===== flow/config.mk =====
export PLATFORM = sky130hd
export DESIGN_NAME = router
export DESIGN_NICKNAME = router
export VERILOG_FILES = /design/flow/design.v
export SDC_FILE = /design/flow/constraint.sdc
export NUM_CORES = 4
export LEC_CHECK = 0
export CAP_MARGIN = 40
export CELL_PAD_IN_SITES_DETAIL_PLACEMENT = 2
export CORE_MARGIN = 5
export CORE_UTILIZATION = 26
export CTS_CLUSTER_DIAMETER = 389
export MAX_ROUTING_LAYER = met4
export MIN_ROUTING_LAYER = met2
export PLACE_DENSITY_LB_ADDON = 0.27
export SLEW_MARGIN = 20
export TNS_END_PERCENT = 55

===== flow/constraint.sdc =====
create_clock -name core_clock -period 4.47 [get_ports {clk_i}]
set_input_delay 0.8940 -clock core_clock [delete_from_list [all_inputs] [get_ports {clk_i}]]
set_output_delay 0.8940 -clock core_clock [all_outputs]
set_load 0.01 [all_outputs]

===== flow/design.v =====
module stream_fifo #(
    parameter DATA_WIDTH = 32,
    parameter FIFO_LEN = 16
) (
    input logic ACLK,
    input logic ARESETn,
    input logic [DATA_WIDTH-1:0] data_i,
    input logic valid_i,
    output logic ready_o,
    output logic [DATA_WIDTH-1:0]  data_o,
    output logic valid_o,
    input logic ready_i
);
    localparam ADDR_WIDTH = $clog2(FIFO_LEN);
    logic [DATA_WIDTH-1:0] fifo_mem [FIFO_LEN];
    logic [ADDR_WIDTH-1:0] read_ptr, read_ptr_reg;
    logic [ADDR_WIDTH-1:0] write_ptr;
    logic [ADDR_WIDTH:0] count;
    assign data_o = fifo_mem[read_ptr];
    assign valid_o = (count > 0);
    assign ready_o = !(count == FIFO_LEN);
    always_ff @(posedge ACLK or negedge ARESETn) begin
        if (!ARESETn) begin
            read_ptr <= 0;
            write_ptr <= 0;
            count <= 0;
        end
        else begin
            if (valid_i && ready_o) begin
                write_ptr <= (write_ptr == (FIFO_LEN - 1)) ? 0 : write_ptr + 1;
            end
            if (valid_o && ready_i) begin
                read_ptr <= (read_ptr == (FIFO_LEN - 1)) ? 0 : read_ptr + 1;
            end
            if (valid_i && ready_o && !(valid_o && ready_i)) begin
                count <= count + 1;
            end
            else if (!(valid_i && ready_o) && (valid_o && ready_i)) begin
                count <= count - 1;
            end
        end
    end
    always @(posedge ACLK) begin
        if (valid_i && ready_o) begin
            fifo_mem[write_ptr] <= data_i;
        end
    end
endmodule
module algorithm_selector_XY #(
    parameter MAX_ROUTERS_X = 4,
    parameter MAX_ROUTERS_X_WIDTH
    = $clog2(MAX_ROUTERS_X),
    parameter MAX_ROUTERS_Y = 4,
    parameter MAX_ROUTERS_Y_WIDTH
    = $clog2(MAX_ROUTERS_Y),
    parameter ROUTER_X = 0,
    parameter ROUTER_Y = 0,
    parameter CHANNEL_NUMBER = 5
) (
    input  logic [MAX_ROUTERS_X_WIDTH-1:0] target_x_i,
    input  logic [MAX_ROUTERS_Y_WIDTH-1:0] target_y_i,
    output logic [CHANNEL_NUMBER-1:0]      selector_o
);
    assign selector_o[0] = ((target_x_i == ROUTER_X) && (target_y_i == ROUTER_Y));
    assign selector_o[1] = (target_y_i < ROUTER_Y);
    assign selector_o[2] = (target_x_i > ROUTER_X);
    assign selector_o[3] = (target_y_i > ROUTER_Y);
    assign selector_o[4] = (target_x_i < ROUTER_X);
endmodule
module arbiter #(
    parameter AXIS_DATA_WIDTH = 40,
    parameter ID_WIDTH = 4,
    parameter CHANNEL_NUMBER = 5,
    parameter CHANNEL_NUMBER_WIDTH
    = $clog2(CHANNEL_NUMBER),
    parameter MAX_ROUTERS_X = 4,
    parameter MAX_ROUTERS_X_WIDTH
    = $clog2(MAX_ROUTERS_X),
    parameter MAX_ROUTERS_Y = 4,
    parameter MAX_ROUTERS_Y_WIDTH
    = $clog2(MAX_ROUTERS_Y),
    parameter FLIT_WIDTH = AXIS_DATA_WIDTH + 2*(AXIS_DATA_WIDTH/8) + 1 + ID_WIDTH
) (
    input clk_i, rst_n_i,
    input  logic [CHANNEL_NUMBER*FLIT_WIDTH-1:0] in_data_i,
    input  logic [CHANNEL_NUMBER-1:0]            in_valid_i,
    output logic [CHANNEL_NUMBER-1:0]            in_ready_o,
    output logic [FLIT_WIDTH-1:0]                out_data_o,
    output logic                                 out_valid_o,
    input  logic                                 out_ready_i,
    output logic [CHANNEL_NUMBER_WIDTH-1:0] current_grant_o,
    output logic [MAX_ROUTERS_X_WIDTH-1:0] target_x_o,
    output logic [MAX_ROUTERS_Y_WIDTH-1:0] target_y_o
);
    localparam [ID_WIDTH-1:0] ROUTING_HEADER = '0;
    logic [MAX_ROUTERS_X_WIDTH-1:0] target_x_reg [CHANNEL_NUMBER];
    logic [MAX_ROUTERS_Y_WIDTH-1:0] target_y_reg [CHANNEL_NUMBER];
    logic [CHANNEL_NUMBER_WIDTH-1:0] next_grant;
    logic [CHANNEL_NUMBER_WIDTH-1:0] increment;
    logic [CHANNEL_NUMBER-1:0] valid_i;
    logic [CHANNEL_NUMBER*2 - 1:0] shifted_valid_i;
    logic [7:0] packages_left [CHANNEL_NUMBER];
    logic [ID_WIDTH-1:0] out_tid;
    logic [AXIS_DATA_WIDTH-1:0] out_tdata;
    logic out_is_header;
    assign out_tid   = out_data_o[ID_WIDTH-1:0];
    assign out_tdata = out_data_o[FLIT_WIDTH-1 -: AXIS_DATA_WIDTH];
    assign out_is_header = out_valid_o && (out_tid == ROUTING_HEADER);
    assign target_x_o = out_is_header ?
                        out_tdata[
                            MAX_ROUTERS_X_WIDTH+MAX_ROUTERS_Y_WIDTH-1:
                            MAX_ROUTERS_X_WIDTH
                        ] : target_x_reg[current_grant_o];
    assign target_y_o = out_is_header ?
                        out_tdata[
                            MAX_ROUTERS_X_WIDTH-1:0
                        ] : target_y_reg[current_grant_o];
    assign valid_i = in_valid_i;
    assign shifted_valid_i = {valid_i, valid_i} >> current_grant_o;
    always_ff @(posedge clk_i or negedge rst_n_i) begin
        if (!rst_n_i) begin
            current_grant_o <= '0;
            for (int i = 0; i < CHANNEL_NUMBER; i++) begin
                packages_left[i] <= '0;
                target_x_reg[i]  <= '0;
                target_y_reg[i]  <= '0;
            end
        end
        else begin
            if (out_is_header) begin
                packages_left[current_grant_o] <= out_tdata[
                    (MAX_ROUTERS_X_WIDTH+MAX_ROUTERS_Y_WIDTH) * 2
                    +8-1:
                    (MAX_ROUTERS_X_WIDTH+MAX_ROUTERS_Y_WIDTH) * 2
                ];
                target_y_reg[current_grant_o] <= out_tdata[
                    MAX_ROUTERS_X_WIDTH-1:0
                ];
                target_x_reg[current_grant_o] <= out_tdata[
                    MAX_ROUTERS_X_WIDTH+MAX_ROUTERS_Y_WIDTH-1:
                    MAX_ROUTERS_X_WIDTH
                ];
            end
            else begin
                packages_left[current_grant_o] <= packages_left[current_grant_o] - {7'd0, (in_ready_o[current_grant_o] & out_valid_o)};
            end
            if (!in_ready_o[current_grant_o] || !out_valid_o || (packages_left[current_grant_o] == 1 && out_valid_o && in_ready_o[current_grant_o])) begin
                current_grant_o <= next_grant;
            end
        end
    end
    always_comb begin
        next_grant = current_grant_o;
        increment = 0;
        for (int i = CHANNEL_NUMBER-1; i > 0; i--) begin
            if (shifted_valid_i[i]) begin
                increment = i;
            end
        end
        next_grant = ({29'd0, next_grant} + {29'd0, increment}) >= CHANNEL_NUMBER ?
        (next_grant + increment - CHANNEL_NUMBER):
        (next_grant + increment);
    end
    always_comb begin
        in_ready_o = '0;
        out_data_o  = in_data_i[current_grant_o*FLIT_WIDTH +: FLIT_WIDTH];
        out_valid_o = in_valid_i[current_grant_o];
        in_ready_o[current_grant_o] = out_ready_i;
    end
endmodule
module algorithm #(
    parameter AXIS_DATA_WIDTH = 40,
    parameter ID_WIDTH = 4,
    parameter CHANNEL_NUMBER = 5,
    parameter CHANNEL_NUMBER_WIDTH
    = $clog2(CHANNEL_NUMBER),
    parameter MAX_ROUTERS_X = 4,
    parameter MAX_ROUTERS_X_WIDTH
    = $clog2(MAX_ROUTERS_X),
    parameter MAX_ROUTERS_Y = 4,
    parameter MAX_ROUTERS_Y_WIDTH
    = $clog2(MAX_ROUTERS_Y),
    parameter ROUTER_X = 0,
    parameter ROUTER_Y = 0,
    parameter FLIT_WIDTH = AXIS_DATA_WIDTH + 2*(AXIS_DATA_WIDTH/8) + 1 + ID_WIDTH
) (
    input clk_i, rst_n_i,
    input  logic [FLIT_WIDTH-1:0]                in_data_i,
    input  logic                                 in_valid_i,
    output logic                                 in_ready_o,
    output logic [CHANNEL_NUMBER*FLIT_WIDTH-1:0] out_data_o,
    output logic [CHANNEL_NUMBER-1:0]            out_valid_o,
    input  logic [CHANNEL_NUMBER-1:0]            out_ready_i,
    input logic [MAX_ROUTERS_X_WIDTH-1:0] target_x_i,
    input logic [MAX_ROUTERS_Y_WIDTH-1:0] target_y_i
);
    localparam [ID_WIDTH-1:0] ROUTING_HEADER = '0;
    logic [CHANNEL_NUMBER_WIDTH-1:0] ctrl;
    logic [CHANNEL_NUMBER-1:0] selector;
    logic [CHANNEL_NUMBER-1:0] busy;
    logic [CHANNEL_NUMBER-1:0] busy_next;
    logic in_is_header;
    logic in_tlast;
    logic pass;
    assign in_is_header = (in_data_i[ID_WIDTH-1:0] == ROUTING_HEADER);
    assign in_tlast     = in_data_i[ID_WIDTH];
    algorithm_selector_XY #(
       .MAX_ROUTERS_X(MAX_ROUTERS_X),
       .MAX_ROUTERS_Y(MAX_ROUTERS_Y),
       .ROUTER_X(ROUTER_X),
       .ROUTER_Y(ROUTER_Y),
       .CHANNEL_NUMBER(CHANNEL_NUMBER)
    ) algorithm_selector (
        .target_x_i(target_x_i),
        .target_y_i(target_y_i),
        .selector_o(selector)
    );
    always_comb begin
        ctrl = '0;
        for (int i = 0; i < CHANNEL_NUMBER; i++) begin
            if(selector[CHANNEL_NUMBER - 1 - i]) begin
                ctrl = CHANNEL_NUMBER - 1 - i;
            end
        end
    end
    assign pass = !in_is_header || !busy[ctrl];
    always_comb begin
        out_data_o  = '0;
        out_valid_o = '0;
        in_ready_o  = pass ? out_ready_i[ctrl] : 1'b0;
        out_data_o[ctrl*FLIT_WIDTH +: FLIT_WIDTH] = pass ? in_data_i : '0;
        out_valid_o[ctrl] = pass ? in_valid_i : 1'b0;
    end
    always_ff @(posedge clk_i or negedge rst_n_i) begin
        if(!rst_n_i) begin
            busy <= '0;
        end else begin
            busy <= busy_next;
        end
    end
    always_comb begin
        busy_next = busy;
        if (in_valid_i && in_is_header) begin
            busy_next[ctrl] = out_ready_i[ctrl] ? 1'b1 : busy[ctrl];
        end
        else if (in_valid_i) begin
            if (in_tlast && out_ready_i[ctrl]) begin
                busy_next[ctrl] = 1'b0;
            end
        end
    end
endmodule
module router #(
    parameter AXIS_DATA_WIDTH = 40,
    parameter ID_WIDTH = 4,
    parameter CHANNEL_NUMBER = 5,
    parameter BUFFER_LENGTH = 8,
    parameter MAX_ROUTERS_X = 4,
    parameter MAX_ROUTERS_X_WIDTH
    = $clog2(MAX_ROUTERS_X),
    parameter MAX_ROUTERS_Y = 4,
    parameter MAX_ROUTERS_Y_WIDTH
    = $clog2(MAX_ROUTERS_Y),
    parameter ROUTER_X = 1,
    parameter ROUTER_Y = 2,
    parameter STRB_WIDTH = AXIS_DATA_WIDTH/8
)(
    input  clk_i, rst_n_i,
    input  logic [CHANNEL_NUMBER*AXIS_DATA_WIDTH-1:0] in_tdata_i,
    input  logic [CHANNEL_NUMBER*STRB_WIDTH-1:0]      in_tstrb_i,
    input  logic [CHANNEL_NUMBER*STRB_WIDTH-1:0]      in_tkeep_i,
    input  logic [CHANNEL_NUMBER-1:0]                 in_tlast_i,
    input  logic [CHANNEL_NUMBER*ID_WIDTH-1:0]        in_tid_i,
    input  logic [CHANNEL_NUMBER-1:0]                 in_tvalid_i,
    output logic [CHANNEL_NUMBER-1:0]                 in_tready_o,
    output logic [CHANNEL_NUMBER*AXIS_DATA_WIDTH-1:0] out_tdata_o,
    output logic [CHANNEL_NUMBER*STRB_WIDTH-1:0]      out_tstrb_o,
    output logic [CHANNEL_NUMBER*STRB_WIDTH-1:0]      out_tkeep_o,
    output logic [CHANNEL_NUMBER-1:0]                 out_tlast_o,
    output logic [CHANNEL_NUMBER*ID_WIDTH-1:0]        out_tid_o,
    output logic [CHANNEL_NUMBER-1:0]                 out_tvalid_o,
    input  logic [CHANNEL_NUMBER-1:0]                 out_tready_i
);
    localparam FLIT_WIDTH = AXIS_DATA_WIDTH + 2*STRB_WIDTH + 1 + ID_WIDTH;
    logic [CHANNEL_NUMBER*FLIT_WIDTH-1:0] in_flit;
    logic [CHANNEL_NUMBER*FLIT_WIDTH-1:0] queue_o_data;
    logic [CHANNEL_NUMBER-1:0]            queue_o_valid;
    logic [CHANNEL_NUMBER-1:0]            queue_o_ready;
    logic [FLIT_WIDTH-1:0] arbiter_o_data;
    logic                  arbiter_o_valid;
    logic                  arbiter_o_ready;
    logic [CHANNEL_NUMBER*FLIT_WIDTH-1:0] out_flit;
    logic [MAX_ROUTERS_X_WIDTH-1:0] target_x;
    logic [MAX_ROUTERS_Y_WIDTH-1:0] target_y;
    generate
        genvar i;
        for (i = 0; i < CHANNEL_NUMBER; i++) begin : gen_fifos
            assign in_flit[i*FLIT_WIDTH +: FLIT_WIDTH] = {
                in_tdata_i[i*AXIS_DATA_WIDTH +: AXIS_DATA_WIDTH],
                in_tstrb_i[i*STRB_WIDTH +: STRB_WIDTH],
                in_tkeep_i[i*STRB_WIDTH +: STRB_WIDTH],
                in_tlast_i[i],
                in_tid_i[i*ID_WIDTH +: ID_WIDTH]
            };
            assign {
                out_tdata_o[i*AXIS_DATA_WIDTH +: AXIS_DATA_WIDTH],
                out_tstrb_o[i*STRB_WIDTH +: STRB_WIDTH],
                out_tkeep_o[i*STRB_WIDTH +: STRB_WIDTH],
                out_tlast_o[i],
                out_tid_o[i*ID_WIDTH +: ID_WIDTH]
            } = out_flit[i*FLIT_WIDTH +: FLIT_WIDTH];
            stream_fifo #(
                .DATA_WIDTH(FLIT_WIDTH),
                .FIFO_LEN(BUFFER_LENGTH)
            ) q (
                .ACLK(clk_i),
                .ARESETn(rst_n_i),
                .data_i(in_flit[i*FLIT_WIDTH +: FLIT_WIDTH]),
                .valid_i(in_tvalid_i[i]),
                .ready_o(in_tready_o[i]),
                .data_o(queue_o_data[i*FLIT_WIDTH +: FLIT_WIDTH]),
                .valid_o(queue_o_valid[i]),
                .ready_i(queue_o_ready[i])
            );
        end
    endgenerate
    arbiter #(
        .AXIS_DATA_WIDTH(AXIS_DATA_WIDTH),
        .ID_WIDTH(ID_WIDTH),
        .CHANNEL_NUMBER(CHANNEL_NUMBER),
        .MAX_ROUTERS_X(MAX_ROUTERS_X),
        .MAX_ROUTERS_Y(MAX_ROUTERS_Y)
    ) arb (
        .clk_i(clk_i), .rst_n_i(rst_n_i),
        .in_data_i(queue_o_data),
        .in_valid_i(queue_o_valid),
        .in_ready_o(queue_o_ready),
        .out_data_o(arbiter_o_data),
        .out_valid_o(arbiter_o_valid),
        .out_ready_i(arbiter_o_ready),
        .current_grant_o(),
        .target_x_o(target_x),
        .target_y_o(target_y)
    );
    algorithm #(
        .AXIS_DATA_WIDTH(AXIS_DATA_WIDTH),
        .ID_WIDTH(ID_WIDTH),
        .CHANNEL_NUMBER(CHANNEL_NUMBER),
        .MAX_ROUTERS_X(MAX_ROUTERS_X),
        .MAX_ROUTERS_Y(MAX_ROUTERS_Y),
        .ROUTER_X(ROUTER_X),
        .ROUTER_Y(ROUTER_Y)
    ) alg (
        .clk_i(clk_i), .rst_n_i(rst_n_i),
        .in_data_i(arbiter_o_data),
        .in_valid_i(arbiter_o_valid),
        .in_ready_o(arbiter_o_ready),
        .out_data_o(out_flit),
        .out_valid_o(out_tvalid_o),
        .out_ready_i(out_tready_i),
        .target_x_i(target_x),
        .target_y_i(target_y)
    );
endmodule

===== flow/run.sh =====
#!/bin/bash
# the make line also repeats each setting of config.mk as NAME=value (left out here)
make -C /OpenROAD-flow-scripts/flow DESIGN_CONFIG=/design/flow/config.mk WORK_HOME=/design/flow/orfs CLKGATE_MAP_FILE= finish

==> impl_metrics.env, run 1 <==
# physical design summary
export IMPL_initCoreUtil=0.260
export IMPL_dieWidth_um=606
export IMPL_ys_area_um2=92500
export IMPL_worstReg2RegEnd="gen_fifos[3].q.count[3]$_DFFE_PN0P_"
export IMPL_fp_dieArea_um2=368000
export IMPL_finalSetupViolCount=358
export IMPL_grt_pass1_wl_um=475000
export IMPL_power_frac_clock=0.199
export IMPL_slowest_stage="nor4_4"
export IMPL_clkLatencyLatePin_ns=0.97
export IMPL_top_area_cell="edfxtp_1"
export IMPL_dp_hpwl_um=226000
export IMPL_r2r_start="gen_fifos[3].q.read_ptr[0]$_DFFE_PN0P_"
export IMPL_pin_count=572
export IMPL_pg_seq_mw=28.7
export IMPL_clk_pin_slew_worst_paths_ns=0.06
export IMPL_topCombFamilyByArea="multiplexers"
export IMPL_ys_warn_count=6
export IMPL_edf_count=2200
export IMPL_ys_sh_aoi=0.0189
export IMPL_clkSinkCount=2318
export IMPL_worst_path_largest_cell_delay_ns=0.63
export IMPL_yosysSeqAreaShare=0.746
export IMPL_numCtsBuffers=248
export IMPL_ir_worst_vdd_mv=1.22
export IMPL_pwr_share_comb=0.527
export IMPL_power_density_nw_per_um2=860
export IMPL_top_cells_by_area="edfxtp_1, mux4_2, mux2i_1"
export IMPL_fp_nets=4925
export IMPL_drt_drc_violations_left=0
export IMPL_slew_headroom=0.280
export IMPL_start_kind="register"
export IMPL_ant_nets=0
export IMPL_htree_num_levels=4
export IMPL_cp_end_kind="primary output"
export IMPL_warnings=41
export IMPL_worst_slack_ns=-1.80
export IMPL_hold_viol=2
export IMPL_wl_per_cell_um=31.7
export IMPL_rr_worst_depth=29
export IMPL_core_um2=355000
export IMPL_cts_tree="built"
export IMPL_path_max_fanout=6
export IMPL_critPathLaunch="gen_fifos[3].q.read_ptr[0]$_DFFE_PN0P_"
export IMPL_maxCapViolations=0
export IMPL_crit_family="simple AND/OR/NAND/NOR gates"
export IMPL_pre_cts_slack_ns=-1.46
export IMPL_postCtsHoldBufs=0
export IMPL_power_leader="combinational cells"
export IMPL_grt_use_total=0.287
export IMPL_fmax_ghz=0.160
export IMPL_p_switching_mw=42.3
export IMPL_status="complete, but fails checks"
export IMPL_cp_endpoint="out_tdata_o[101]"
export IMPL_most_common_cell="edfxtp_1"
export IMPL_p_int_mw=62.2
export IMPL_flop_cell="edfxtp_1"
export IMPL_synth_area_um2=92500
export IMPL_yosys_cells=4581
export IMPL_vias_per_cell=6.14
export IMPL_synth_top_area_share=0.714
export IMPL_area_delta_synth_final_pct=31.4
export IMPL_syn_inst=4581
export IMPL_gp_congestion=0.924
export IMPL_cp_required_ns=3.58
export IMPL_power_leakage_nw=40.1
export IMPL_finalPower_mw=104
export IMPL_rows=219
export IMPL_p_clk_mw=20.8
export IMPL_yosys_area_share_adder=0.00820
export IMPL_seq_power_share=0.275
export IMPL_hold_ws_ns=-0.0133
export IMPL_ctsRootBufferMaster="clkbuf_16"
export IMPL_crit_cells=19
export IMPL_firstDrtPassIters=7
export IMPL_vias=67452
export IMPL_worst_path_buf_inv=7
export IMPL_post_synth_xor_area_fraction=0.00275
export IMPL_finClkSkew_ns=0.0968
export IMPL_ys_ff=2318
export IMPL_clock_path_buffers=4
export IMPL_worstPathCellList="buf_12, buf_12, mux4_2, nor2_4, nor4_4, nor4_4, buf_4, and3_4, nand3_4, mux2i_4, nor2_4, ha_4, mux2_4, or3_4, buf_12, buf_4, clkbuf_16, nor2_4, buf_6"
export IMPL_rrSetupSlack_ns=-1.34
export IMPL_wirelength_um=348000
export IMPL_top_cells_by_count="edfxtp_1, mux4_2, nor2_1, mux2i_1, nand2_1"
export IMPL_io_buffers=571
export IMPL_grt_max_degree=119
export IMPL_drv_slew=0
export IMPL_ys_sh_simple=0.0339
export IMPL_hp_class="primary input to async pin"
export IMPL_swShare=0.405
export IMPL_nNetsFinal=6234
export IMPL_grt_pass1_vias=81267
export IMPL_overflow=0
export IMPL_timing_setup_tns_ns=-504.60
export IMPL_synth_cell_types=77
export IMPL_fin_crit_ns=6.27
export IMPL_mux_area_frac=0.177
export IMPL_finalClockPeriodUsage=1.40
export IMPL_comb_power_mw=55.0
export IMPL_rsz0062_at_grt="yes"
export IMPL_die_size_y_um=606
export IMPL_tightest_slew_ns=1.08
export IMPL_so_violations="hold timing, setup timing"
export IMPL_critPathKind="register to primary output"
export IMPL_first_iter_violations=11176
export IMPL_final_util=0.342
export IMPL_antenna_found_initial=0
export IMPL_avgSynthCellArea_um2=20.2
export IMPL_async_reset_ff_frac=0.0509
export IMPL_crit_arrival_ns=5.38
stage by stage:
step | std cells | instance area (um^2)
floorplan | 4581 | 93400
global placement | 10237 | 110000
detailed placement | 10241 | 110000
CTS | 10796 | 120000
global route | 10841 | 121000
finish | 10982 | 122000
what timing repair did:
action | in CTS | in global routing
gates resized | 1252 | 361
gates cloned | 11 | 3
setup buffers | 100 | 51
setup endpoints to repair | 359 | 362
pin swaps | 47 | 26
endpoints found under the hold margin | 0 | 0
cell type report:
type                       count  area (um^2)
antenna                      141          353
clock buffer                 296         6450
clock inverter               154         1480
fill                       34942       234000
inverter                      41          160
multi-input combinational   1974        24600
sequential                  2318        69100
tap                         4751         5940
timing repair buffer        1307        13400
layer usage:
layer  track usage  vias to the layer above  routed length [um]
li1              -                    21389                   -
met1             -                    22347                   0
met2         0.364                    21995              193000
met3         0.336                     1721              133000
met4        0.0462                        0               22300
met5             -                        -                   0
==> inputs of run 2 (changes only) <==
- ABC_AREA: unset -> 1
- CAP_MARGIN: 40 -> 20
- CELL_PAD_IN_SITES_DETAIL_PLACEMENT: 2 -> unset
- CORE_ASPECT_RATIO: unset -> 1.35
- CORE_MARGIN: 5 -> 2
- CORE_UTILIZATION: 26 -> 62
- CTS_CLUSTER_DIAMETER: 389 -> unset
- MAX_ROUTING_LAYER: met4 -> unset
- MIN_ROUTING_LAYER: met2 -> unset
- PLACE_DENSITY_LB_ADDON: 0.27 -> unset
- TNS_END_PERCENT: 55 -> unset
- clock period: 4.47 -> 7.5 ns (I/O delays scaled with it)
==> run 2 against run 1 <==
Synthesized area increased by 2.5%. Cell area decreased by 9.6%. Clock power decreased by about 50%. Flip-flop count stayed put. First-iteration DRC count decreased by 30%. Hold slack improved by 0.50 ns. Clock skew is 0.063 ns lower. Non-clock buffer count decreased by 558. Now clean on timing, DRC and antenna. Critical path depth shrank 6. Via count decreased by 3.5%. Sequential power decreased by about 40%. Utilization rose by 38 points.
==> impl_metrics.env, run 2 <==
# physical design summary
export IMPL_status="timing/DRC/antenna clean"
export IMPL_pwr_share_comb=0.482
export IMPL_synth_cell_types=53
export IMPL_die_size_y_um=458
export IMPL_min_from="arb.packages_left[2][3]$_DFFE_PN0N_"
export IMPL_grt_use_total=0.351
export IMPL_power_density_nw_per_um2=484
export IMPL_clock_path_buffers=3
export IMPL_top_cells_by_area="edfxtp_1, nand2_1, nor2_1"
export IMPL_first_iter_violations=7797
export IMPL_crit_arrival_ns=5.92
export IMPL_post_synth_xor_area_fraction=0.00213
export IMPL_warnings=50
export IMPL_core_um2=152000
export IMPL_slew_headroom=0.152
export IMPL_top_area_cell="edfxtp_1"
export IMPL_p_switching_mw=23.4
export IMPL_drt_drc_violations_left=0
export IMPL_finalSetupViolCount=0
export IMPL_avgSynthCellArea_um2=12.5
export IMPL_yosys_area_share_adder=0.00800
export IMPL_pg_seq_mw=17.1
export IMPL_yosys_cells=7563
export IMPL_firstDrtPassIters=8
export IMPL_clkLatencyLatePin_ns=0.86
export IMPL_register_area_um2=69100
export IMPL_maxCapViolations=0
export IMPL_fin_crit_ns=7.42
export IMPL_vias_per_cell=6.38
export IMPL_path_max_fanout=128
export IMPL_io_buffers=571
export IMPL_timing_setup_tns_ns=0
export IMPL_clkSinkCount=2318
export IMPL_pin_count=572
export IMPL_rr_worst_depth=29
export IMPL_rsz0062_at_grt="yes"
export IMPL_power_frac_clock=0.196
export IMPL_ys_area_um2=94800
export IMPL_overflow=0
export IMPL_flop_cell="edfxtp_1"
export IMPL_yosysSeqAreaShare=0.728
export IMPL_worst_path_largest_cell_delay_ns=0.64
export IMPL_ys_ff=2318
export IMPL_p_clk_mw=10.4
export IMPL_ys_warn_count=6
export IMPL_ys_sh_aoi=0.123
export IMPL_comb_power_mw=25.6
export IMPL_crit_cells=13
export IMPL_fp_dieArea_um2=156000
export IMPL_vias=65114
export IMPL_synth_top_area_share=0.697
export IMPL_mux_area_frac=0.000106
export IMPL_grt_pass1_vias=62092
export IMPL_top_cells_by_count="edfxtp_1, nand2_1, nor2_1, o21ai_0, a21oi_1"
export IMPL_ys_sh_simple=0.109
export IMPL_hold_viol=0
export IMPL_nNetsFinal=8331
export IMPL_finClkSkew_ns=0.0339
export IMPL_critPathKind="register to primary output"
export IMPL_grt_max_degree=199
export IMPL_tightest_slew_ns=1.27
export IMPL_fillers=10130
export IMPL_seq_power_share=0.322
export IMPL_r2r_start="arb.current_grant_o[0]$_DFFE_PN0P_"
export IMPL_power_leader="combinational cells"
export IMPL_worstPathCellList="buf_6, buf_12, buf_8, a21oi_1, a221oi_1, o31ai_1, o211ai_1, a32o_1, nand2_1, nor2_1, nand2_1, nor2_1, clkdlybuf4s50_1"
export IMPL_cp_end_kind="primary output"
export IMPL_drv_slew=0
export IMPL_pre_cts_slack_ns=0.447
export IMPL_start_kind="register"
export IMPL_power_leakage_nw=37.3
export IMPL_synth_area_um2=94800
export IMPL_hold_ws_ns=0.489
export IMPL_syn_inst=7563
export IMPL_worst_slack_ns=0.0754
export IMPL_edf_count=2200
export IMPL_dieWidth_um=340
export IMPL_grt_pass1_wl_um=403000
export IMPL_async_reset_ff_frac=0.0509
export IMPL_finalPower_mw=53.2
export IMPL_rows=166
export IMPL_htree_num_levels=4
export IMPL_numCtsBuffers=209
export IMPL_wl_per_cell_um=27.4
export IMPL_whs_endpoint="arb.packages_left[2][3]$_DFFE_PN0N_"
export IMPL_dp_hpwl_um=170000
export IMPL_worst_path_buf_inv=4
export IMPL_wirelength_um=279000
export IMPL_most_common_cell="edfxtp_1"
export IMPL_final_comb_area_um2=23600
export IMPL_topCombFamilyByArea="AND-OR/OR-AND gates"
export IMPL_ctsRootBufferMaster="clkbuf_16"
export IMPL_finalClockPeriodUsage=0.990
export IMPL_slowest_stage="o211ai_1"
export IMPL_ant_nets=0
export IMPL_p_int_mw=29.8
export IMPL_gp_congestion=0.941
export IMPL_critPathLaunch="gen_fifos[3].q.read_ptr[0]$_DFFE_PN0P_"
export IMPL_swShare=0.439
export IMPL_hold_depth=2
export IMPL_area_delta_synth_final_pct=15.9
export IMPL_rrSetupSlack_ns=1.06
export IMPL_worstReg2RegEnd="arb.packages_left[0][6]$_DFFE_PN0N_"
export IMPL_cp_endpoint="out_tstrb_o[13]"
export IMPL_cp_required_ns=6.00
export IMPL_crit_family="AND-OR/OR-AND gates"
export IMPL_cts_tree="built"
export IMPL_hp_class="register to register"
export IMPL_antenna_found_initial=60
export IMPL_ir_worst_vdd_mv=0.762
export IMPL_fp_nets=7907
export IMPL_fmax_ghz=0.135
export IMPL_initCoreUtil=0.625
export IMPL_clk_pin_slew_worst_paths_ns=0.06
## run 2: repair_timing
item                       4_1_cts  5_1_grt
buffers inserted                 6       10
gates cloned                     1        2
hold buffers                     0        0
pin swaps                        0        3
resized                         26       32
setup endpoints to repair      216      199
## run 2: layer usage
metal	global-route usage	up-vias	part of all wire
li1	-	28768	-
met5	0	-	0.0011
met3	0.0647	517	0.092
met4	0.168	46	0.046
met1	0.472	32495	0.38
met2	0.559	3288	0.48
## run 2: area by class of cell
| type | instances | share of cell area |
|---|---|---|
| tap | 2016 | 0.0230 |
| clock buffer | 268 | 0.0503 |
| antenna | 33 | 0.000752 |
| sequential | 2318 | 0.629 |
| multi-input combinational | 4557 | 0.214 |
| timing repair buffer | 749 | 0.0667 |
| inverter | 152 | 0.00592 |
| clock inverter | 118 | 0.0101 |
## run 2: stage by stage
step,cell area (um^2),util,instances
2_1_floorplan,94800,-,7563
3_3_place_gp,103000,0.677,9771
3_5_place_dp,103000,0.677,9772
4_1_cts,109000,0.722,10165
5_1_grt,110000,0.724,10195
6_report,110000,0.724,10211
==> inputs of run 3 (changes only) <==
- ABC_AREA: 1 -> unset
- CAP_MARGIN: 20 -> 40
- CELL_PAD_IN_SITES_DETAIL_PLACEMENT: unset -> 0
- CORE_ASPECT_RATIO: 1.35 -> unset
- CORE_UTILIZATION: 62 -> 72
- CTS_CLUSTER_DIAMETER: unset -> 375
- CTS_CLUSTER_SIZE: unset -> 32
- HOLD_SLACK_MARGIN: unset -> 0.3
- MAX_ROUTING_LAYER: unset -> met5
- PLACE_DENSITY_LB_ADDON: unset -> 0.0
- SETUP_SLACK_MARGIN: unset -> 0.39
- SLEW_MARGIN: 20 -> 40
- TNS_END_PERCENT: unset -> 5
- clock period: 7.5 -> 4.35 ns (I/O delays scaled with it)
==> run 3 against run 2 <==
The flow now stops in global routing. Synthesized area decreased by 2.4%. Synthesized cell count down 39%. Die size decreased by 16%.
==> impl_metrics.env, run 3 <==
# implementation run metrics
export IMPL_avgSynthCellArea_um2=20.2
export IMPL_clock_path_buffers=3
export IMPL_ctsRootBufferMaster="clkbuf_16"
export IMPL_fp_dieArea_um2=131000
export IMPL_top_area_cell="edfxtp_1"
export IMPL_tool_error="[ERROR DPL-0033] detailed placement checks failed during check placement."
export IMPL_synth_cell_types=77
export IMPL_gp_congestion=0.986
export IMPL_top_cells_by_area="edfxtp_1, mux4_2, mux2i_1"
export IMPL_most_common_cell="edfxtp_1"
export IMPL_numCtsBuffers=82
export IMPL_initCoreUtil=0.725
export IMPL_status="did not finish"
export IMPL_dp_cells=7096
export IMPL_stop_stage="global routing"
export IMPL_synth_area_um2=92500
export IMPL_yosys_cells=4581
export IMPL_rows=131
export IMPL_dieWidth_um=362
export IMPL_synth_top_area_share=0.714
export IMPL_pin_count=572
export IMPL_edf_count=2200
export IMPL_ys_warn_count=6
export IMPL_clkSinkCount=2318
export IMPL_top_cells_by_count="edfxtp_1, mux4_2, nor2_1, mux2i_1, nand2_1"
export IMPL_post_synth_xor_area_fraction=0.00275
export IMPL_yosysSeqAreaShare=0.746
export IMPL_ys_sh_aoi=0.0189
export IMPL_die_size_y_um=362
export IMPL_topCombFamilyByArea="multiplexers"
export IMPL_ys_sh_simple=0.0339
export IMPL_htree_num_levels=3
export IMPL_ys_ff=2318
export IMPL_pre_cts_slack_ns=-1.17
export IMPL_syn_inst=4581
export IMPL_dp_hpwl_um=164000
export IMPL_flop_cell="edfxtp_1"
export IMPL_io_buffers=571
export IMPL_ys_area_um2=92500
export IMPL_yosys_area_share_adder=0.00820
export IMPL_mux_area_frac=0.177
export IMPL_async_reset_ff_frac=0.0509
export IMPL_core_um2=128000
export IMPL_fp_nets=4925
[run 3: per-stage QoR]
step / TNS [ns] / area (um^2) / power (mW)
after floorplan: -1435.32 / 92500 / 48.9
after global placement: -293.94 / 105000 / 69.6
after detailed placement: -319.94 / 105000 / 70.6
after CTS: -382.89 / 108000 / 81.5
[run 3: what timing repair did]
item                       CTS
hold endpoints to repair    34
buffers inserted            48
gates cloned                13
setup endpoints to repair  363
resized                    808
hold buffers                 1
pin swaps                   64
==> inputs of run 4 (changes only) <==
- CELL_PAD_IN_SITES_DETAIL_PLACEMENT: 0 -> 2
- CORE_MARGIN: 2 -> 5
- CORE_UTILIZATION: 72 -> 21
- CTS_CLUSTER_DIAMETER: 375 -> 389
- CTS_CLUSTER_SIZE: 32 -> unset
- HOLD_SLACK_MARGIN: 0.3 -> unset
- PLACE_DENSITY_LB_ADDON: 0.0 -> 0.27
- SETUP_SLACK_MARGIN: 0.39 -> unset
- SLEW_MARGIN: 40 -> 20
- TNS_END_PERCENT: 5 -> unset
- clock period: 4.35 -> 4.47 ns (I/O delays scaled with it)
==> run 4 against run 3 <==
Now fails the layout checks on setup timing. Die size rose to 3.5 times the previous value. Synthesized area unchanged. Synthesized cell count is the same.
==> impl_metrics.env, run 4 <==
# physical design summary
export IMPL_io_buffers=571
export IMPL_p_switching_mw=41.9
export IMPL_rrSetupSlack_ns=-0.81
export IMPL_slew_headroom=0.422
export IMPL_yosysSeqAreaShare=0.746
export IMPL_tightest_slew_ns=0.864
export IMPL_final_util=0.282
export IMPL_power_leakage_nw=40.6
export IMPL_so_violations="setup timing"
export IMPL_pg_seq_mw=28.6
export IMPL_rows=243
export IMPL_synth_top_area_share=0.714
export IMPL_swShare=0.393
export IMPL_critPathKind="register to primary output"
export IMPL_grt_pass1_vias=55997
export IMPL_maxCapViolations=0
export IMPL_async_reset_ff_frac=0.0509
export IMPL_hp_class="register to register"
export IMPL_avgSynthCellArea_um2=20.2
export IMPL_cp_common_cell="buf_4"
export IMPL_edf_count=2200
export IMPL_power_density_nw_per_um2=863
export IMPL_initCoreUtil=0.211
export IMPL_wl_per_cell_um=29.1
export IMPL_rr_worst_depth=27
export IMPL_worstReg2RegEnd="gen_fifos[2].q.count[3]$_DFFE_PN0P_"
export IMPL_ys_warn_count=6
export IMPL_hold_ws_ns=0.493
export IMPL_comb_power_mw=58.3
export IMPL_vias=51224
export IMPL_top_area_cell="edfxtp_1"
export IMPL_yosys_cells=4581
export IMPL_top_cells_by_count="edfxtp_1, mux4_2, nor2_1, mux2i_1, nand2_1"
export IMPL_drv_slew=0
export IMPL_min_from="arb.packages_left[3][0]$_DFFE_PN0N_"
export IMPL_vias_per_cell=4.25
export IMPL_syn_inst=4581
export IMPL_first_iter_violations=3971
export IMPL_timing_setup_tns_ns=-475.43
export IMPL_core_um2=438000
export IMPL_fillers=44860
export IMPL_ctsRootBufferMaster="clkbuf_16"
export IMPL_mux_area_frac=0.177
export IMPL_seq_power_share=0.268
export IMPL_ys_area_um2=92500
export IMPL_clkLatencyLatePin_ns=0.93
export IMPL_hold_depth=2
export IMPL_p_int_mw=64.7
export IMPL_drt_drc_violations_left=0
export IMPL_power_leader="combinational cells"
export IMPL_path_max_fanout=5
export IMPL_warnings=37
export IMPL_rsz0062_at_grt="yes"
export IMPL_flop_cell="edfxtp_1"
export IMPL_area_delta_synth_final_pct=33.6
export IMPL_dieWidth_um=674
export IMPL_pwr_share_comb=0.547
export IMPL_cp_end_kind="primary output"
export IMPL_antenna_found_initial=202
export IMPL_htree_num_levels=4
export IMPL_fmax_ghz=0.160
export IMPL_fin_crit_ns=6.25
export IMPL_ys_sh_aoi=0.0189
export IMPL_whs_endpoint="arb.packages_left[3][0]$_DFFE_PN0N_"
export IMPL_finalSetupViolCount=349
export IMPL_grt_pass1_wl_um=476000
export IMPL_finClkSkew_ns=0.0748
export IMPL_wirelength_um=351000
export IMPL_cp_required_ns=3.58
export IMPL_cts_tree="built"
export IMPL_finalClockPeriodUsage=1.40
export IMPL_topCombFamilyByArea="multiplexers"
export IMPL_register_area_um2=69100
export IMPL_fp_nets=4925
export IMPL_fp_dieArea_um2=454000
export IMPL_worstPathCellList="buf_4, mux2_2, o22ai_2, buf_4, nor3_1, nor4_4, buf_4, buf_4, and3_4, nand3_4, mux2i_4, ha_2, mux2_4, or3_4, buf_12, buf_6, clkbuf_16, buf_4, nor2_2, buf_2"
export IMPL_crit_family="simple AND/OR/NAND/NOR gates"
export IMPL_start_kind="register"
export IMPL_numCtsBuffers=246
export IMPL_final_comb_area_um2=24800
export IMPL_gp_congestion=0.792
export IMPL_grt_max_degree=89
export IMPL_ys_ff=2318
export IMPL_synth_area_um2=92500
export IMPL_ant_nets=0
export IMPL_top_cells_by_area="edfxtp_1, mux4_2, mux2i_1"
export IMPL_worst_path_largest_cell_delay_ns=0.51
export IMPL_slowest_stage="dfrtp_4"
export IMPL_power_frac_clock=0.185
export IMPL_clk_pin_slew_worst_paths_ns=0.06
export IMPL_p_clk_mw=19.8
export IMPL_worst_slack_ns=-1.78
export IMPL_synth_cell_types=77
export IMPL_pin_count=572
export IMPL_crit_cells=20
export IMPL_critPathLaunch="gen_fifos[4].q.read_ptr[1]$_DFFE_PN0P_"
export IMPL_firstDrtPassIters=5
export IMPL_most_common_cell="edfxtp_1"
export IMPL_cp_endpoint="out_tdata_o[108]"
export IMPL_overflow=0
export IMPL_dp_hpwl_um=237000
export IMPL_ys_sh_simple=0.0339
export IMPL_clock_path_buffers=4
export IMPL_crit_arrival_ns=5.35
export IMPL_die_size_y_um=674
export IMPL_nNetsFinal=6291
export IMPL_hold_viol=0
export IMPL_ir_worst_vdd_mv=0.619
export IMPL_status="complete, but fails checks"
export IMPL_post_synth_xor_area_fraction=0.00275
export IMPL_clkSinkCount=2318
export IMPL_worst_path_buf_inv=9
export IMPL_r2r_start="gen_fifos[4].q.read_ptr[1]$_DFFE_PN0P_"
export IMPL_grt_use_total=0.149
export IMPL_yosys_area_share_adder=0.00820
## run 4: per-layer routing
metal  part of all wire  track usage  vias up
met5             0.0011            0        -
met4              0.037       0.0441       56
met3              0.052       0.0296      653
met2               0.53        0.276     1456
met1               0.38        0.172    27543
li1                   -            -    21516
## run 4: area by class of cell
| cell class | count | area share |
|---|---|---|
| Antenna cell | 30 | 0.000608 |
| Clock inverter | 156 | 0.0100 |
| Clock buffer | 293 | 0.0516 |
| Tap cell | 5880 | 0.0595 |
| Multi-Input combinational cell | 1974 | 0.201 |
| Inverter | 41 | 0.00126 |
| Sequential cell | 2318 | 0.559 |
| Timing Repair Buffer | 1366 | 0.117 |
## run 4: what timing repair did
action | 4_1_cts | 5_1_grt
endpoints found under the setup margin | 357 | 361
gates cloned | 16 | 5
hold buffers | 1 | 0
setup buffers | 108 | 62
pin swaps | 70 | 60
endpoints found under the hold margin | 17 | 0
resized | 1400 | 382
## run 4: per-stage QoR
step	instances	setup WS [ns]	total power, mW	instance area [um^2]
2_1_floorplan	4581	-0.966	48.4	93400
3_5_place_dp	11402	-1.44	76.3	112000
6_report	12058	-1.78	107	124000
4_1_cts	11971	-2.00	104	122000
3_3_place_gp	11398	-1.50	75.3	112000
5_1_grt	12037	-1.96	111	124000
==> inputs of run 5 (changes only) <==
- CORE_ASPECT_RATIO: unset -> 0.9
- CORE_UTILIZATION: 21 -> 26
- HOLD_SLACK_MARGIN: unset -> 0.05
- MAX_ROUTING_LAYER: met5 -> met4
- MIN_ROUTING_LAYER: unset -> met2
- TNS_END_PERCENT: unset -> 55
- clock period: 4.47 -> 8.04 ns (I/O delays scaled with it)
==> run 5 against run 4 <==
Now clean on timing, DRC and antenna. Critical endpoint is now out_tdata_o[184]. Largest power group unchanged. Clock skew increased by 0.026 ns. Synthesized cell count unchanged. Flip-flop count unchanged. Combinational power decreased by 62%. Via count increased by 25%. Clock power decreased by 44%.
==> impl_metrics.env, run 5 <==
# physical design summary
export IMPL_numCtsBuffers=230
export IMPL_htree_num_levels=4
export IMPL_ys_warn_count=6
export IMPL_whs_endpoint="arb.target_y_reg[2][1]$_DFFE_PN0P_"
export IMPL_postCtsHoldBufs=0
export IMPL_vias_per_cell=6.15
export IMPL_slowest_stage="dfrtp_4"
export IMPL_p_switching_mw=19.9
export IMPL_drt_drc_violations_left=0
export IMPL_pin_count=572
export IMPL_mux_area_frac=0.177
export IMPL_area_delta_synth_final_pct=23.4
export IMPL_yosys_area_share_adder=0.00820
export IMPL_worstPathCellList="nor2_1, a22oi_1, and3_1, nor4_4, buf_4, and3_1, nand3_2, mux2i_1, nor2_2, ha_2, mux2_2, or3_4, buf_4, nor2_1, clkdlybuf4s50_1"
export IMPL_post_synth_xor_area_fraction=0.00275
export IMPL_wl_per_cell_um=31.1
export IMPL_finalClockPeriodUsage=0.987
export IMPL_worst_slack_ns=0.108
export IMPL_rrSetupSlack_ns=1.80
export IMPL_ant_nets=0
export IMPL_crit_arrival_ns=6.32
export IMPL_top_area_cell="edfxtp_1"
export IMPL_clk_pin_slew_worst_paths_ns=0.06
export IMPL_grt_use_total=0.272
export IMPL_pg_seq_mw=16.1
export IMPL_vias=64215
export IMPL_initCoreUtil=0.261
export IMPL_power_density_nw_per_um2=434
export IMPL_cp_end_kind="primary output"
export IMPL_start_kind="register"
export IMPL_clkSinkCount=2318
export IMPL_rsz0062_at_grt="no"
export IMPL_yosys_cells=4581
export IMPL_grt_max_degree=86
export IMPL_cp_endpoint="out_tdata_o[184]"
export IMPL_p_clk_mw=11.0
export IMPL_yosysSeqAreaShare=0.746
export IMPL_first_iter_violations=10469
export IMPL_critPathKind="register to primary output"
export IMPL_nNetsFinal=5731
export IMPL_power_leakage_nw=36.1
export IMPL_r2r_start="gen_fifos[4].q.read_ptr[1]$_DFFE_PN0P_"
export IMPL_die_size_y_um=576
export IMPL_fp_nets=4925
export IMPL_edf_count=2200
export IMPL_synth_area_um2=92500
export IMPL_ys_ff=2318
export IMPL_clock_path_buffers=4
export IMPL_io_buffers=571
export IMPL_timing_setup_tns_ns=0
export IMPL_p_int_mw=29.7
export IMPL_crit_family="simple AND/OR/NAND/NOR gates"
export IMPL_hold_viol=0
export IMPL_hold_ws_ns=0.486
export IMPL_ys_sh_aoi=0.0189
export IMPL_path_max_fanout=15
export IMPL_power_frac_clock=0.222
export IMPL_hold_depth=2
export IMPL_cp_required_ns=6.43
export IMPL_top_cells_by_area="edfxtp_1, mux4_2, mux2i_1"
export IMPL_pwr_share_comb=0.452
export IMPL_status="timing/DRC/antenna clean"
export IMPL_antenna_found_initial=1
export IMPL_maxCapViolations=0
export IMPL_most_common_cell="edfxtp_1"
export IMPL_power_leader="combinational cells"
export IMPL_synth_cell_types=77
export IMPL_seq_power_share=0.326
export IMPL_topCombFamilyByArea="multiplexers"
export IMPL_fp_dieArea_um2=368000
export IMPL_worstReg2RegEnd="gen_fifos[3].q.count[3]$_DFFE_PN0P_"
export IMPL_dp_hpwl_um=215000
export IMPL_rr_worst_depth=24
export IMPL_async_reset_ff_frac=0.0509
export IMPL_worst_path_largest_cell_delay_ns=0.61
export IMPL_ir_worst_vdd_mv=0.367
export IMPL_fin_crit_ns=7.93
export IMPL_critPathLaunch="gen_fifos[2].q.read_ptr[0]$_DFFE_PN0P_"
export IMPL_cts_tree="built"
export IMPL_min_from="arb.target_y_reg[2][1]$_DFFE_PN0P_"
export IMPL_slew_headroom=0.374
export IMPL_top_cells_by_count="edfxtp_1, mux4_2, nor2_1, mux2i_1, nand2_1"
export IMPL_synth_top_area_share=0.714
export IMPL_ctsRootBufferMaster="clkbuf_16"
export IMPL_ys_sh_simple=0.0339
export IMPL_avgSynthCellArea_um2=20.2
export IMPL_ys_area_um2=92500
export IMPL_gp_congestion=0.945
export IMPL_comb_power_mw=22.4
export IMPL_clkLatencyLatePin_ns=0.95
export IMPL_dieWidth_um=639
export IMPL_swShare=0.401
export IMPL_rows=207
export IMPL_overflow=0
export IMPL_stdcell_count=10445
export IMPL_final_util=0.322
export IMPL_flop_cell="edfxtp_1"
export IMPL_syn_inst=4581
export IMPL_dp_cells=9791
export IMPL_grt_pass1_wl_um=452000
export IMPL_core_um2=354000
export IMPL_grt_pass1_vias=76965
export IMPL_warnings=34
export IMPL_finalSetupViolCount=0
export IMPL_finClkSkew_ns=0.101
export IMPL_drv_slew=0
export IMPL_wirelength_um=325000
export IMPL_hp_class="register to register"
export IMPL_crit_cells=15
export IMPL_worst_path_buf_inv=3
export IMPL_firstDrtPassIters=7
export IMPL_fmax_ghz=0.126
export IMPL_pre_cts_slack_ns=0.113
export IMPL_tightest_slew_ns=0.936
==> run 5: stage by stage <==
step | total power, mW | instance area (um^2)
finish | 49.6 | 114000
global route | 51.6 | 114000
CTS | 48.4 | 113000
detailed placement | 37.1 | 105000
global placement | 36.2 | 105000
floorplan | 26.5 | 92500
==> run 5: what timing repair did <==
| item | in CTS | in global routing |
|---|---|---|
| setup buffers | 16 | 15 |
| gates resized | 26 | 26 |
| endpoints found under the setup margin | 279 | 268 |
| pin swaps | 2 | 6 |
| cloned | 1 | 1 |
==> run 5: final cells by class <==
| cell class | instances | area [um^2] |
|---|---|---|
| clock buffer | 281 | 6010 |
| sequential | 2318 | 69100 |
| tap | 4702 | 5880 |
| timing repair buffer | 820 | 8480 |
| inverter | 41 | 163 |
| multi-input combinational | 1976 | 22700 |
| clock inverter | 139 | 1310 |
| fill | 35281 | 240000 |
| antenna | 168 | 420 |
==> run 5: metal layers <==
| metal | wire length [um] | track usage | part of all wire |
|---|---|---|---|
| met4 | 19900 | 0.0369 | 0.061 |
| met3 | 129000 | 0.334 | 0.40 |
| met1 | 0 | - | 0 |
| met2 | 176000 | 0.335 | 0.54 |
| met5 | 0 | - | 0 |
==> inputs of run 6 (changes only) <==
- CAP_MARGIN: 40 -> 20
- CELL_PAD_IN_SITES_DETAIL_PLACEMENT: 2 -> unset
- CORE_ASPECT_RATIO: 0.9 -> unset
- CORE_MARGIN: 5 -> 2
- CORE_UTILIZATION: 26 -> 70
- CTS_CLUSTER_DIAMETER: 389 -> unset
- CTS_CLUSTER_SIZE: unset -> 41
- HOLD_SLACK_MARGIN: 0.05 -> unset
- MAX_ROUTING_LAYER: met4 -> unset
- MIN_ROUTING_LAYER: met2 -> unset
- PLACE_DENSITY: unset -> 0.6
- PLACE_DENSITY_LB_ADDON: 0.27 -> unset
- SETUP_SLACK_MARGIN: unset -> 1.02
- TNS_END_PERCENT: 55 -> unset
- clock period: 8.04 -> 4.11 ns (I/O delays scaled with it)
==> run 6 against run 5 <==
Now fails the layout checks on setup timing. Count of clock-buffer cells in the layout down 4. Critical path depth grew 4. Die size shrank 63%. Synthesized cell count stayed put. Flip-flop count did not move. Critical endpoint is now out_tdata_o[178]. Largest power group unchanged. Highest routed layer is now met5.
==> impl_metrics.env, run 6 <==
# physical design summary
export IMPL_swShare=0.389
export IMPL_post_synth_xor_area_fraction=0.00275
export IMPL_finalClockPeriodUsage=1.51
export IMPL_final_util=0.883
export IMPL_top_cells_by_area="edfxtp_1, mux4_2, mux2i_1"
export IMPL_p_int_mw=63.9
export IMPL_cp_endpoint="out_tdata_o[178]"
export IMPL_power_density_nw_per_um2=902
export IMPL_topCombFamilyByArea="multiplexers"
export IMPL_r2r_start="gen_fifos[3].q.read_ptr[0]$_DFFE_PN0P_"
export IMPL_first_iter_violations=9326
export IMPL_warnings=40
export IMPL_critPathKind="register to primary output"
export IMPL_ys_ff=2318
export IMPL_ctsRootBufferMaster="clkbuf_16"
export IMPL_top_area_cell="edfxtp_1"
export IMPL_numCtsBuffers=216
export IMPL_ys_area_um2=92500
export IMPL_final_comb_area_um2=24300
export IMPL_syn_inst=4581
export IMPL_met1_usage=0.531
export IMPL_dp_hpwl_um=160000
export IMPL_synth_top_area_share=0.714
export IMPL_top_cells_by_count="edfxtp_1, mux4_2, nor2_1, mux2i_1, nand2_1"
export IMPL_cp_end_kind="primary output"
export IMPL_power_leakage_nw=39.8
export IMPL_edf_count=2200
export IMPL_critPathLaunch="gen_fifos[4].q.read_ptr[1]$_DFFE_PN0P_"
export IMPL_rrSetupSlack_ns=-1.74
export IMPL_power_frac_clock=0.197
export IMPL_avgSynthCellArea_um2=20.2
export IMPL_grt_use_total=0.433
export IMPL_synth_cell_types=77
export IMPL_path_max_fanout=13
export IMPL_grt_max_degree=86
export IMPL_p_switching_mw=40.6
export IMPL_rows=133
export IMPL_die_size_y_um=367
export IMPL_nNetsFinal=6203
export IMPL_ys_warn_count=6
export IMPL_fin_crit_ns=6.20
export IMPL_wl_per_cell_um=39.5
export IMPL_register_area_um2=69100
export IMPL_antenna_found_initial=86
export IMPL_worst_slack_ns=-2.09
export IMPL_status="complete, but fails checks"
export IMPL_ys_sh_aoi=0.0189
export IMPL_pin_count=572
export IMPL_synth_area_um2=92500
export IMPL_htree_num_levels=4
export IMPL_gp_congestion=0.940
export IMPL_hold_viol=0
export IMPL_io_buffers=571
export IMPL_overflow=0
export IMPL_wirelength_um=310000
export IMPL_p_clk_mw=20.6
export IMPL_rr_worst_depth=30
export IMPL_tightest_slew_ns=1.06
export IMPL_pwr_share_comb=0.500
export IMPL_pg_seq_mw=31.6
export IMPL_slowest_stage="dfrtp_4"
export IMPL_mux_area_frac=0.177
export IMPL_vias=56317
export IMPL_yosys_area_share_adder=0.00820
export IMPL_ant_nets=0
export IMPL_fp_dieArea_um2=135000
export IMPL_gr_max_usage_layer="met2"
export IMPL_cts_tree="built"
export IMPL_comb_power_mw=52.3
export IMPL_core_um2=131000
export IMPL_crit_family="buffers and inverters"
export IMPL_power_leader="combinational cells"
export IMPL_fmax_ghz=0.161
export IMPL_area_delta_synth_final_pct=25.3
export IMPL_ys_sh_simple=0.0339
export IMPL_crit_arrival_ns=5.37
export IMPL_grt_pass1_wl_um=408000
export IMPL_so_violations="setup timing"
export IMPL_fillers=4620
export IMPL_clk_pin_slew_worst_paths_ns=0.07
export IMPL_yosysSeqAreaShare=0.746
export IMPL_initCoreUtil=0.704
export IMPL_worst_path_largest_cell_delay_ns=0.51
export IMPL_drv_slew=0
export IMPL_worst_path_buf_inv=9
export IMPL_ir_worst_vdd_mv=0.898
export IMPL_async_reset_ff_frac=0.0509
export IMPL_worstReg2RegEnd="gen_fifos[0].q.count[3]$_DFFE_PN0P_"
export IMPL_slew_headroom=0.288
export IMPL_most_common_cell="edfxtp_1"
export IMPL_finClkSkew_ns=0.0369
export IMPL_grt_util_met3=0.104
export IMPL_start_kind="register"
export IMPL_grt_util_met2=0.688
export IMPL_clkLatencyLatePin_ns=0.85
export IMPL_dieWidth_um=367
export IMPL_firstDrtPassIters=9
export IMPL_timing_setup_tns_ns=-611.79
export IMPL_worstPathCellList="buf_12, buf_4, mux4_2, mux2i_2, buf_4, nor2_1, buf_4, nor3_4, nor2_1, mux2i_4, ha_2, mux2_4, or3_4, buf_6, buf_8, buf_16, buf_6, nor2_4, buf_6"
export IMPL_hold_ws_ns=0.0321
export IMPL_hp_class="primary input to async pin"
export IMPL_grt_pass1_vias=55138
export IMPL_rsz0062_at_grt="yes"
export IMPL_fp_nets=4925
export IMPL_maxCapViolations=0
export IMPL_yosys_cells=4581
export IMPL_vias_per_cell=7.18
export IMPL_clkSinkCount=2318
export IMPL_cp_required_ns=3.29
export IMPL_crit_cells=19
export IMPL_drt_drc_violations_left=0
export IMPL_seq_power_share=0.303
export IMPL_flop_cell="edfxtp_1"
export IMPL_finalSetupViolCount=363
export IMPL_clock_path_buffers=3
run 6: final cells by class:
class                      instances  area share
multi-input combinational       1974       0.210
sequential                      2318       0.596
clock inverter                   117      0.0108
clock buffer                     277      0.0496
timing repair buffer            1308       0.112
inverter                          41     0.00134
tap                             1755      0.0189
antenna                           57     0.00123
run 6: metal layers:
layer  wire (um)  vias to the layer above
met1       91700                    28249
met2      148000                     5355
met5         264                        -
met4       31000                       42
met3       38700                     1328
li1            -                    21343
run 6: per-stage QoR:
stage / cell area (um^2) / total power [mW] / std cells / setup slack [ns]
final: 116000 / 105 / 7847 / -2.09
after global routing: 116000 / 106 / 7829 / -2.13
after CTS: 114000 / 97.8 / 7705 / -1.92
after detailed placement: 105000 / 73.7 / 7186 / -1.51
after global placement: 105000 / 72.6 / 7185 / -2.00
after floorplan: 93300 / 52.4 / 4581 / -0.479
run 6: timing repair:
action                                  in CTS  in global routing
buffers inserted                           103                 78
hold buffers                                 0                  0
resized                                    924                578
endpoints found under the setup margin     388                388
gates cloned                                22                  7
pin swaps                                   78                 45
endpoints found under the hold margin        0                  0
==> inputs of run 7 (changes only) <==
- CAP_MARGIN: 20 -> 5
- CORE_UTILIZATION: 70 -> 72
- CTS_CLUSTER_DIAMETER: unset -> 381
- CTS_CLUSTER_SIZE: 41 -> unset
- PLACE_DENSITY: 0.6 -> unset
- SETUP_SLACK_MARGIN: 1.02 -> 0.24
- TNS_END_PERCENT: unset -> 30
- clock period: 4.11 -> 3.92 ns (I/O delays scaled with it)
==> run 7 against run 6 <==
The flow now stops in global routing. Synthesized area unchanged. Die size decreased by 2.7%. Synthesized cell count unchanged.
==> impl_metrics.env, run 7 <==
# implementation run metrics
export IMPL_status="did not finish"
export IMPL_stop_stage="global routing"
export IMPL_top_cells_by_area="edfxtp_1, mux4_2, mux2i_1"
export IMPL_most_common_cell="edfxtp_1"
export IMPL_htree_num_levels=4
export IMPL_dieWidth_um=362
export IMPL_initCoreUtil=0.725
export IMPL_ys_warn_count=6
export IMPL_core_um2=128000
export IMPL_synth_area_um2=92500
export IMPL_io_buffers=571
export IMPL_top_cells_by_count="edfxtp_1, mux4_2, nor2_1, mux2i_1, nand2_1"
export IMPL_rows=131
export IMPL_topCombFamilyByArea="multiplexers"
export IMPL_fp_nets=4925
export IMPL_gp_congestion=0.939
export IMPL_mux_area_frac=0.177
export IMPL_ys_ff=2318
export IMPL_ys_area_um2=92500
export IMPL_ys_sh_simple=0.0339
export IMPL_yosys_cells=4581
export IMPL_yosys_area_share_adder=0.00820
export IMPL_synth_cell_types=77
export IMPL_numCtsBuffers=214
export IMPL_async_reset_ff_frac=0.0509
export IMPL_pre_cts_slack_ns=-1.73
export IMPL_place_area_um2=106000
export IMPL_dp_cells=7136
export IMPL_die_size_y_um=362
export IMPL_edf_count=2200
export IMPL_dp_hpwl_um=165000
export IMPL_fp_dieArea_um2=131000
export IMPL_clock_path_buffers=3
export IMPL_flop_cell="edfxtp_1"
export IMPL_top_area_cell="edfxtp_1"
export IMPL_ctsRootBufferMaster="clkbuf_16"
export IMPL_avgSynthCellArea_um2=20.2
export IMPL_synth_top_area_share=0.714
export IMPL_yosysSeqAreaShare=0.746
export IMPL_post_synth_xor_area_fraction=0.00275
export IMPL_pin_count=572
export IMPL_ys_sh_aoi=0.0189
export IMPL_clkSinkCount=2318
export IMPL_syn_inst=4581
[run 7: timing repair]
action / CTS
cloned: 16
gates resized: 838
hold buffers: 1
endpoints found under the hold margin: 32
setup buffers: 79
setup endpoints to repair: 363
pin swaps: 37
==> inputs of run 8 (changes only) <==
- CAP_MARGIN: 5 -> 20
- CORE_UTILIZATION: 72 -> 45
- CTS_CLUSTER_DIAMETER: 381 -> unset
- PLACE_DENSITY: unset -> 0.6
- SETUP_SLACK_MARGIN: 0.24 -> 1.68
- TNS_END_PERCENT: 30 -> unset
- clock period: 3.92 -> 7.4 ns (I/O delays scaled with it)
==> run 8 against run 7 <==
The run now finishes clean. Die size up 59%. Synthesized area unchanged. Synthesized cell count unchanged.
==> impl_metrics.env, run 8 <==
# physical design summary
export IMPL_slowest_stage="clkdlybuf4s50_1"
export IMPL_finalClockPeriodUsage=0.911
export IMPL_ant_nets=0
export IMPL_clk_pin_slew_worst_paths_ns=0.06
export IMPL_syn_inst=4581
export IMPL_critPathKind="register to primary output"
export IMPL_async_reset_ff_frac=0.0509
export IMPL_firstDrtPassIters=7
export IMPL_rr_worst_depth=23
export IMPL_cts_tree="built"
export IMPL_ys_sh_simple=0.0339
export IMPL_wirelength_um=264000
export IMPL_gp_congestion=0.888
export IMPL_post_synth_xor_area_fraction=0.00275
export IMPL_flop_cell="edfxtp_1"
export IMPL_ctsRootBufferMaster="clkbuf_16"
export IMPL_synth_cell_types=77
export IMPL_worst_path_largest_cell_delay_ns=0.56
export IMPL_overflow=0
export IMPL_top_cells_by_count="edfxtp_1, mux4_2, nor2_1, mux2i_1, nand2_1"
export IMPL_mux_area_frac=0.177
export IMPL_fp_dieArea_um2=209000
export IMPL_clock_path_buffers=3
export IMPL_hold_depth=2
export IMPL_power_leader="combinational cells"
export IMPL_crit_family="buffers and inverters"
export IMPL_rrSetupSlack_ns=1.80
export IMPL_edf_count=2200
export IMPL_grt_pass1_wl_um=363000
export IMPL_tightest_slew_ns=1.09
export IMPL_synth_area_um2=92500
export IMPL_ys_ff=2318
export IMPL_wl_per_cell_um=31.2
export IMPL_core_um2=204000
export IMPL_drv_slew=0
export IMPL_p_int_mw=34.0
export IMPL_start_kind="register"
export IMPL_dieWidth_um=457
export IMPL_finalPower_mw=54.7
export IMPL_pin_count=572
export IMPL_warnings=37
export IMPL_slew_headroom=0.275
export IMPL_crit_cells=18
export IMPL_drt_drc_violations_left=0
export IMPL_first_iter_violations=4788
export IMPL_fp_nets=4925
export IMPL_postCtsHoldBufs=0
export IMPL_worstReg2RegEnd="gen_fifos[4].q.count[3]$_DFFE_PN0P_"
export IMPL_ys_sh_aoi=0.0189
export IMPL_pg_seq_mw=17.4
export IMPL_power_density_nw_per_um2=480
export IMPL_top_area_cell="edfxtp_1"
export IMPL_avgSynthCellArea_um2=20.2
export IMPL_hold_ws_ns=0.480
export IMPL_power_frac_clock=0.210
export IMPL_grt_max_degree=61
export IMPL_hp_class="register to register"
export IMPL_yosys_cells=4581
export IMPL_worst_path_buf_inv=9
export IMPL_r2r_start="gen_fifos[2].q.read_ptr[0]$_DFFE_PN0P_"
export IMPL_worstPathCellList="buf_4, nor2_2, nand2_4, buf_4, nor2_1, a31o_2, clkinvlp_4, buf_6, nor4_4, mux2i_1, buf_4, buf_6, buf_6, xor2_4, nand3_4, buf_6, nor2_2, clkdlybuf4s50_1"
export IMPL_pre_cts_slack_ns=0.304
export IMPL_yosys_area_share_adder=0.00820
export IMPL_cp_common_cell="buf_6"
export IMPL_timing_setup_tns_ns=0
export IMPL_top_cells_by_area="edfxtp_1, mux4_2, mux2i_1"
export IMPL_synth_top_area_share=0.714
export IMPL_io_buffers=571
export IMPL_crit_arrival_ns=5.26
export IMPL_worst_slack_ns=0.662
export IMPL_cp_end_kind="primary output"
export IMPL_grt_pass1_vias=48167
export IMPL_most_common_cell="edfxtp_1"
export IMPL_p_clk_mw=11.5
export IMPL_whs_endpoint="arb.packages_left[2][7]$_DFFE_PN0N_"
export IMPL_vias=48795
export IMPL_swShare=0.378
export IMPL_cp_endpoint="out_tdata_o[61]"
export IMPL_antenna_found_initial=77
export IMPL_numCtsBuffers=231
export IMPL_ys_area_um2=92500
export IMPL_ys_warn_count=6
export IMPL_ir_worst_vdd_mv=0.585
export IMPL_grt_use_total=0.246
export IMPL_finalSetupViolCount=0
export IMPL_stdcell_count=8442
export IMPL_maxCapViolations=0
export IMPL_area_delta_synth_final_pct=23.2
export IMPL_htree_num_levels=4
export IMPL_die_size_y_um=457
export IMPL_rsz0062_at_grt="yes"
export IMPL_pwr_share_comb=0.473
export IMPL_comb_power_mw=25.9
export IMPL_rows=166
export IMPL_cp_required_ns=5.92
export IMPL_dp_cells=7763
export IMPL_dp_hpwl_um=161000
export IMPL_p_switching_mw=20.7
export IMPL_fmax_ghz=0.148
export IMPL_finClkSkew_ns=0.0625
export IMPL_critPathLaunch="arb.current_grant_o[1]$_DFFE_PN0P_"
export IMPL_clkSinkCount=2318
export IMPL_min_from="arb.packages_left[2][7]$_DFFE_PN0N_"
export IMPL_path_max_fanout=17
export IMPL_yosysSeqAreaShare=0.746
export IMPL_hold_viol=0
export IMPL_seq_power_share=0.317
export IMPL_vias_per_cell=5.78
export IMPL_nNetsFinal=5889
export IMPL_power_leakage_nw=38.0
export IMPL_fin_crit_ns=6.74
export IMPL_topCombFamilyByArea="multiplexers"
export IMPL_status="timing/DRC/antenna clean"
export IMPL_initCoreUtil=0.453
export IMPL_clkLatencyLatePin_ns=0.88
[run 8: area by class of cell]
class / count / area [um^2]
well taps: 2688 / 3360
inverters: 41 / 166
multi-input cells: 1982 / 24200
clock inverters: 148 / 1390
diodes: 11 / 27.5
clock buffers: 283 / 6050
flip-flops and latches: 2318 / 69100
repair buffers: 971 / 9650
fillers: 15476 / 90500
[run 8: what timing repair did]
| item | CTS | global route |
|---|---|---|
| buffers inserted | 124 | 82 |
| gates resized | 568 | 836 |
| cloned | 21 | 9 |
| endpoints found under the setup margin | 327 | 283 |
| pin swaps | 49 | 59 |
[run 8: metrics by stage]
step / util / cell area, um^2
6_report: 0.557 / 114000
5_1_grt: 0.557 / 114000
4_1_cts: 0.550 / 112000
3_5_place_dp: 0.500 / 102000
3_3_place_gp: 0.500 / 102000
2_1_floorplan: - / 92600
[run 8: metal layers]
layer / track usage / vias to the layer above / wire length (um)
met3: 0.0562 / 505 / 19300
li1: - / 20675 / -
met5: 0 / - / 333
met4: 0.0875 / 48 / 10500
met2: 0.417 / 1893 / 134000
met1: 0.310 / 25674 / 99800
Power figures rest on the tool's default switching activity, not on a simulated workload.
